Setup of oak:
## FM_demodulator
module FM_demodulator
          (
           clk,
           reset,
           clk_enable,
           inp_I,
           inp_Q,
           out_fm
          );
  input   clk;
  input   reset;
  input   clk_enable;
  input   signed [38:0] inp_I;   
  input   signed [38:0] inp_Q;   
  output  [12:0] out_fm;   
  wire enb;
  reg signed [38:0] Delay1_out1;   
  reg signed [38:0] Delay2_out1;   
  reg signed [38:0] Delay4_out1;   
  wire signed [31:0] Sum4_sub_cast;   
  wire signed [31:0] Sum4_sub_cast_1;   
  wire signed [31:0] Sum4_sub_temp;   
  wire signed [29:0] Sum4_out1;   
  wire signed [68:0] Product_mul_temp;   
  wire signed [32:0] Product_out1;   
  reg signed [38:0] Delay3_out1;   
  wire signed [30:0] Sum3_sub_cast;   
  wire signed [30:0] Sum3_sub_cast_1;   
  wire signed [30:0] Sum3_sub_temp;   
  wire signed [28:0] Sum3_out1;   
  wire signed [67:0] Product2_mul_temp;   
  wire signed [32:0] Product2_out1;   
  wire signed [31:0] Sum5_sub_cast;   
  wire signed [31:0] Sum5_sub_cast_1;   
  wire signed [31:0] Sum5_sub_temp;   
  wire [12:0] OUTPUT_rsvd;   
  reg [12:0] OUTPUT_rsvdreg;
  assign enb = clk_enable;
  always @(posedge clk or posedge reset)
    begin : Delay1_process
      if (reset == 1'b1) begin
        Delay1_out1 <= 39'sh0000000000;
      end
      else begin
        if (enb) begin
          Delay1_out1 <= inp_I;
        end
      end
    end
  ...
Size: roughly 94 I/O pins, ~84000 um^2 of cells after synthesis.
clock: 22.7 ns
lec_check: 0
cap_margin: 15
cell_pad_in_sites_detail_placement: 1
core_aspect_ratio: 0.79
core_margin: 2
core_utilization: 41
cts_cluster_size: 48
min_routing_layer: met2
place_density_lb_addon: 0.14
setup_slack_margin: -1.97
slew_margin: 20
tns_end_percent: 50
run.sh (not shown) runs the stock make flow with config.mk's settings and CLKGATE_MAP_FILE=.
[inputs] pine vs oak
Settings: PLACE_DENSITY_LB_ADDON: 0.14 -> unset; CTS_CLUSTER_SIZE: 48 -> unset; TNS_END_PERCENT: 50 -> unset; CORE_UTILIZATION: 41 -> 63; CELL_PAD_IN_SITES_DETAIL_PLACEMENT: 1 -> unset; CORE_ASPECT_RATIO: 0.79 -> unset; SETUP_SLACK_MARGIN: -1.97 -> unset; CAP_MARGIN: 15 -> 20; MIN_ROUTING_LAYER: met2 -> unset; the clock period (ns, I/O delays scaled along): 22.7 -> 24.5.
[summary]
In pine the logic share of the area turned out 1.2 points higher than in oak.
pine against oak: total non-filler cell area in the finished layout moved down, detailed-router iteration count before antenna repair decreased 1.
Changes observed in pine relative to oak: clock-buffer cell count fell 12, sum of routed wire length over all layers lower, depth of the worst register-to-register path moved up.
Edits applied to the flow inputs when going from pine to birch:
Settings: CORE_UTILIZATION changed from 63 to 26; the clock period (ns, I/O delays scaled along) changed from 24.5 to 21.1.
==> comparison <==
- birch was carried through to the last stage, and its layout satisfied the timing, design-rule and antenna checks.
- As far as worst hold path cell count goes, birch and pine are indistinguishable; the numbers are identical.
- Comparing pine and birch, the higher setup slack is on pine.
- [compare] base=pine new=birch: average cell area after synthesis neither gained nor lost much, flop share of the area neither gained nor lost much, cell count along the critical path picked up an extra about 1.8%.
- Diff pine and birch: count of plain and timing-repair buffers in the layout lower in pine
- Reported for pine and birch, post-synthesis instance total turned out identical to the last digit.
- Going from pine to birch, cell area after layout grew by a few percent.
- Changes observed in birch relative to pine: area after detailed placement now sits higher; total placed cells including tap cells now sits higher; wire length on met2 climbed 6500 um.
#### Input delta (maple over birch)
Settings: HOLD_SLACK_MARGIN: unset -> 0.18; SETUP_SLACK_MARGIN: unset -> 2.01; GPL_ROUTABILITY_DRIVEN: unset -> 0; CORE_UTILIZATION: 26 -> 40; the clock period (ns, I/O delays scaled along): 21.1 -> 25.0.
Results
For birch, the standard cell with the maximum stage delay on the critical path was xor2_4, unlike maple, where it was o311ai_0.
Global-route usage in maple is 9.2 points higher than in birch
The area of the core of maple is lower than that of birch.
Side by side, fraction of met2 tracks used by global routing turned out higher in maple than in birch.
Comparing starting density of the core for birch and maple, the smaller number came from birch.
Per the comparison of maple with birch, synthesized cell count held steady; wire length of the first global-routing pass increased about 2.2%; least setup slack across all paths after layout grew by 2.86 ns; total antenna diodes in the routed design now larger.
maple: non-clock buffer count 6 below birch

========
The RTL this note starts from:
==> flow/design.v <==
`timescale 1 ns / 1 ns
module FM_demodulator
          (
           clk,
           reset,
           clk_enable,
           inp_I,
           inp_Q,
           out_fm
          );
  input   clk;
  input   reset;
  input   clk_enable;
  input   signed [38:0] inp_I;   
  input   signed [38:0] inp_Q;   
  output  [12:0] out_fm;   
  wire enb;
  reg signed [38:0] Delay1_out1;   
  reg signed [38:0] Delay2_out1;   
  reg signed [38:0] Delay4_out1;   
  wire signed [31:0] Sum4_sub_cast;   
  wire signed [31:0] Sum4_sub_cast_1;   
  wire signed [31:0] Sum4_sub_temp;   
  wire signed [29:0] Sum4_out1;   
  wire signed [68:0] Product_mul_temp;   
  wire signed [32:0] Product_out1;   
  reg signed [38:0] Delay3_out1;   
  wire signed [30:0] Sum3_sub_cast;   
  wire signed [30:0] Sum3_sub_cast_1;   
  wire signed [30:0] Sum3_sub_temp;   
  wire signed [28:0] Sum3_out1;   
  wire signed [67:0] Product2_mul_temp;   
  wire signed [32:0] Product2_out1;   
  wire signed [31:0] Sum5_sub_cast;   
  wire signed [31:0] Sum5_sub_cast_1;   
  wire signed [31:0] Sum5_sub_temp;   
  wire [12:0] OUTPUT_rsvd;   
  reg [12:0] OUTPUT_rsvdreg;
  assign enb = clk_enable;
  always @(posedge clk or posedge reset)
    begin : Delay1_process
      if (reset == 1'b1) begin
        Delay1_out1 <= 39'sh0000000000;
      end
      else begin
        if (enb) begin
          Delay1_out1 <= inp_I;
        end
      end
    end
  always @(posedge clk or posedge reset)
    begin : Delay2_process
      if (reset == 1'b1) begin
        Delay2_out1 <= 39'sh0000000000;
      end
      else begin
        if (enb) begin
          Delay2_out1 <= inp_Q;
        end
      end
    end
  always @(posedge clk or posedge reset)
    begin : Delay4_process
      if (reset == 1'b1) begin
        Delay4_out1 <= 39'sh0000000000;
      end
      else begin
        if (enb) begin
          Delay4_out1 <= Delay2_out1;
        end
      end
    end
  assign Sum4_sub_cast = inp_Q[38:7];
  assign Sum4_sub_cast_1 = Delay4_out1[38:7];
  assign Sum4_sub_temp = Sum4_sub_cast - Sum4_sub_cast_1;
  assign Sum4_out1 = Sum4_sub_temp[29:0];
  assign Product_mul_temp = Delay1_out1 * Sum4_out1;
  assign Product_out1 = Product_mul_temp[66:34];
  always @(posedge clk or posedge reset)
    begin : Delay3_process
      if (reset == 1'b1) begin
        Delay3_out1 <= 39'sh0000000000;
      end
      else begin
        if (enb) begin
          Delay3_out1 <= Delay1_out1;
        end
      end
    end
  assign Sum3_sub_cast = inp_I[38:8];
  assign Sum3_sub_cast_1 = Delay3_out1[38:8];
  assign Sum3_sub_temp = Sum3_sub_cast - Sum3_sub_cast_1;
  assign Sum3_out1 = Sum3_sub_temp[28:0];
  assign Product2_mul_temp = Sum3_out1 * Delay2_out1;
  assign Product2_out1 = Product2_mul_temp[65:33];
  assign Sum5_sub_cast = {Product_out1[32], Product_out1[32:2]};
  assign Sum5_sub_cast_1 = {Product2_out1[32], Product2_out1[32:2]};
  assign Sum5_sub_temp = Sum5_sub_cast - Sum5_sub_cast_1;
  assign OUTPUT_rsvd = Sum5_sub_temp[29:17];
always @(posedge clk)
    begin : OUTPUT_rsvdreg_process    
        if (enb) begin
          OUTPUT_rsvdreg <= OUTPUT_rsvd;
       end
    end
  assign out_fm = OUTPUT_rsvdreg;
endmodule   
Settings: LEC_CHECK=0, ABC_AREA=1, CAP_MARGIN=20, CORE_ASPECT_RATIO=0.5, CORE_MARGIN=2, CORE_UTILIZATION=72, CTS_CLUSTER_DIAMETER=338, CTS_CLUSTER_SIZE=99, SETUP_SLACK_MARGIN=-1.16, SLEW_MARGIN=20; clock period 11.7 ns.
The starting point ran to the end with violations: setup timing.
Then changed:
--- a/flow/config.mk
+++ b/flow/config.mk
@@ -8 +7,0 @@
-export ABC_AREA = 1
@@ -10 +8,0 @@
-export CORE_ASPECT_RATIO = 0.5
@@ -12,4 +10 @@
-export CORE_UTILIZATION = 72
-export CTS_CLUSTER_DIAMETER = 338
-export CTS_CLUSTER_SIZE = 99
-export SETUP_SLACK_MARGIN = -1.16
+export CORE_UTILIZATION = 40
==> flow/constraint.sdc (replaced) <==
create_clock -name core_clock -period 23.5 [get_ports {clk}]
set_input_delay 4.7000 -clock core_clock [delete_from_list [all_inputs] [get_ports {clk}]]
set_output_delay 4.7000 -clock core_clock [all_outputs]
set_load 0.01 [all_outputs]
Outcome: This time the run completed without violations. Clock skew came out lower by 0.015 ns. Wire length came out lower by about 20%. Clock-buffer cell count came out lower by 1. Worst setup slack gains 4.8 ns. Flip-flop count is unchanged. Core utilization came out lower by 40 points. Hold slack loses 0.0056 ns. Critical path depth came out higher by 14. Design area came out lower by 11%.
Then changed:
--- a/flow/config.mk
+++ b/flow/config.mk
@@ -7,0 +8 @@
+export ABC_AREA = 1
@@ -10 +11,2 @@
-export CORE_UTILIZATION = 40
+export CORE_UTILIZATION = 63
+export PLACE_DENSITY = 0.38
==> flow/constraint.sdc (replaced) <==
create_clock -name core_clock -period 13.4 [get_ports {clk}]
set_input_delay 2.6800 -clock core_clock [delete_from_list [all_inputs] [get_ports {clk}]]
set_output_delay 2.6800 -clock core_clock [all_outputs]
set_load 0.01 [all_outputs]
=>
- The new run passed the timing, design-rule and antenna checks
- global-route usage is higher by 20 points
- utilization is higher by 27 points
- clock skew is higher by 0.011 ns
- setup slack gets worse by 3.3 ns
- synthesized cell count is higher by roughly a tenth
- area after synthesis is higher by a few percent
- final area is higher by a little under a tenth
- via count is higher by about a fifth
- register-to-register slack gets worse by 5.2 ns
- die size is lower by a quarter to a third
- wire length is higher by about a fifth
Then changed:
--- a/flow/config.mk
+++ b/flow/config.mk
@@ -9,0 +10 @@
+export CORE_ASPECT_RATIO = 0.5
@@ -11 +12,4 @@
-export CORE_UTILIZATION = 63
+export CORE_UTILIZATION = 72
+export CTS_CLUSTER_DIAMETER = 367
+export CTS_CLUSTER_SIZE = 99
+export HOLD_SLACK_MARGIN = 0.28
@@ -12,0 +17 @@
+export SETUP_SLACK_MARGIN = 2.88
@@ -13,0 +19 @@
+export TNS_END_PERCENT = 5
The changed run produced a clean layout.
Synthesized area does not change.
Routed wire length rises by about 10%.
Non-clock buffer count rises by 119.
Setup slack improved by 0.32 ns.
Worst hold slack improved by 0.031 ns.
Design area rises by 2.8%.
Flip-flop count is unchanged.
Clock-buffer cell count falls by 1.
Then changed:
--- a/flow/config.mk
+++ b/flow/config.mk
@@ -8 +8 @@
-export ABC_AREA = 1
+export ABC_AREA = 0
@@ -15 +14,0 @@
-export HOLD_SLACK_MARGIN = 0.28
@@ -17 +15,0 @@
-export SETUP_SLACK_MARGIN = 2.88
What happened: The changed run produced a layout that fails on setup timing; area after synthesis decreases by about 3%; worst setup slack is worse by 2.2 ns; sequential share of layout area is higher by 0.15 points; die size fell by about 3%; wire length falls by 27%; synthesized cell count falls by 12%; critical path depth climbs by 5; via count is lower by 18%; register-to-register slack degrades by 2.0 ns; final area drops by 3.9%.
Then changed:
--- a/flow/config.mk
+++ b/flow/config.mk
@@ -8 +8 @@
-export ABC_AREA = 0
+export ABC_AREA = 1
@@ -10 +9,0 @@
-export CORE_ASPECT_RATIO = 0.5
@@ -13 +12 @@
-export CTS_CLUSTER_DIAMETER = 367
+export CTS_CLUSTER_DIAMETER = 301
@@ -15 +13,0 @@
-export PLACE_DENSITY = 0.38
@@ -17 +15 @@
-export TNS_END_PERCENT = 5
+export TNS_END_PERCENT = 15
==> flow/constraint.sdc (replaced) <==
create_clock -name core_clock -period 16.3 [get_ports {clk}]
set_input_delay 3.2600 -clock core_clock [delete_from_list [all_inputs] [get_ports {clk}]]
set_output_delay 3.2600 -clock core_clock [all_outputs]
set_load 0.01 [all_outputs]
The changed run completed with no timing, DRC or antenna violations. Clock-buffer cell count came out higher by 3. Synthesized area climbs by 3.2%. Via count is higher by 15%. Wire length rose by 28%. Worst hold slack got worse by 0.0032 ns. Non-clock buffer count decreases by 759. Final cell count goes up by 5.8%. Die size increases by 3.0%. Clock skew barely changes.

========
== tundra ==
RTL: the design.v shown in full above, as it stands there.
export LEC_CHECK = 0
export CAP_MARGIN = 20
export CORE_MARGIN = 2
export CORE_UTILIZATION = 40
export SLEW_MARGIN = 20
create_clock -name core_clock -period 21.1 [get_ports {clk}]
For cedar, these inputs were changed with respect to tundra:
Settings: SETUP_SLACK_MARGIN newly set to -1.69; CORE_MARGIN changed from 2 to 3; the clock period (ns, I/O delays scaled along) changed from 21.1 to 25.0.
Findings:
Between cedar and tundra, the post-detailed-placement cell area does not differ in any meaningful way.
The final cycle utilization of the critical path reported for cedar is smaller than that of tundra by 11 points.
cedar does worse than tundra on total wirelength of the detailed-routed design.
Inputs modified between cedar and juniper:
Settings: SETUP_SLACK_MARGIN: -1.69 -> -1.26; TNS_END_PERCENT: unset -> 15; CAP_MARGIN: 20 -> 30; CTS_CLUSTER_DIAMETER: unset -> 331; CORE_ASPECT_RATIO: unset -> 0.5; PLACE_DENSITY: unset -> 0.69; CORE_MARGIN: 3 -> 10; SLEW_MARGIN: 20 -> 30; CTS_CLUSTER_SIZE: unset -> 100.
Results
- juniper went all the way through the flow, and no timing, DRC or antenna check failed.
- The worst hold slack of juniper was superior to that of cedar.
- Between juniper and cedar, the fraction of area in clock buffers and inverters does not differ in any meaningful way.
- juniper vs. cedar: number of antenna violations at the first check in global routing now smaller; number of vias after detailed routing comparable; standard-cell row count now smaller.
- Looking at highest metal layer with signal wires, the met4 result is from cedar; the met5 one comes from juniper.
> inputs changed (juniper -> quartz)
Settings: CTS_CLUSTER_SIZE now 69, was 100; SETUP_SLACK_MARGIN now -1.69, was -1.26; MAX_ROUTING_LAYER now met5, previously not set; PLACE_DENSITY no longer set, was 0.69; TNS_END_PERCENT now 95, was 15; CELL_PAD_IN_SITES_DETAIL_PLACEMENT now 2, previously not set; CELL_PAD_IN_SITES_GLOBAL_PLACEMENT now 2, previously not set; SLEW_MARGIN now 20, was 30; CORE_MARGIN now 3, was 10; GPL_ROUTABILITY_DRIVEN now 0, previously not set; CAP_MARGIN now 20, was 30; CORE_ASPECT_RATIO now 0.63, was 0.5; CTS_CLUSTER_DIAMETER no longer set, was 331; PLACE_DENSITY_LB_ADDON now 0.17, previously not set; MIN_ROUTING_LAYER now met2, previously not set; GPL_TIMING_DRIVEN now 0, previously not set.
### Flow results
- quartz did not finish; a tool error ended it in global routing.
- When quartz is measured against juniper, its placeable core region turns out 0.36% lower.
- Diff juniper -> quartz: starting density of the core neither gained nor lost much, number of placement rows went up, die size went down by 6.2%, half-perimeter wire length of the detailed placement result rose 140000 µm, compound-gate portion of the synthesized area neither gained nor lost much.
- Diff juniper -> quartz: maximum buffer depth of the clock tree now larger, synthesized instance count comparable.
What yarrow does differently from quartz at the input level:
Settings: clearing PLACE_DENSITY_LB_ADDON, which used to be 0.17; clearing MIN_ROUTING_LAYER, which used to be met2; clearing TNS_END_PERCENT, which used to be 95; clearing MAX_ROUTING_LAYER, which used to be met5.
### Flow results
Number of clock buffers inserted by TritonCTS on yarrow is down relative to quartz. Between yarrow and quartz, the area reported by Yosys stat does not differ in any meaningful way. Die area essentially unchanged between quartz and yarrow. Clock sink count came out exactly the same in quartz and yarrow. yarrow completed; timing, DRC and antenna clean.
diff inputs: yarrow => lagoon
Settings: a deleted CELL_PAD_IN_SITES_GLOBAL_PLACEMENT that had been 2; a deleted SETUP_SLACK_MARGIN that had been -1.69; a change of CORE_ASPECT_RATIO from 0.63 to 1.48; a deleted CELL_PAD_IN_SITES_DETAIL_PLACEMENT that had been 2; a change of CTS_CLUSTER_SIZE from 69 to 100; an added CTS_CLUSTER_DIAMETER of 331; a change of SLEW_MARGIN from 20 to 25; an added PLACE_DENSITY_LB_ADDON of 0.3; a change of CAP_MARGIN from 20 to 30; a change of CORE_MARGIN from 3 to 10; an added TNS_END_PERCENT of 15; a deleted GPL_ROUTABILITY_DRIVEN that had been 0; a deleted GPL_TIMING_DRIVEN that had been 0.
Findings:
yarrow → lagoon: combined global-route utilization of all metal layers saw a decrease, met2 usage in global routing went down 5.0 points, total instance count after detailed placement now smaller, non-clock buffer count moved down, sequential share of layout area comparable. lagoon vs yarrow, top routing layer in use: met4 vs met5. From yarrow to lagoon the numbers moved as follows: final worst-path setup slack now larger, first-pass GRT wire length now smaller, count of clock-buffer cells in the layout comparable. Via count, yarrow and lagoon: larger value in yarrow. lagoon has vias per cell below what yarrow had. For yarrow, the source of the critical timing path was inp_Q[7], unlike lagoon, where it was inp_I[14].
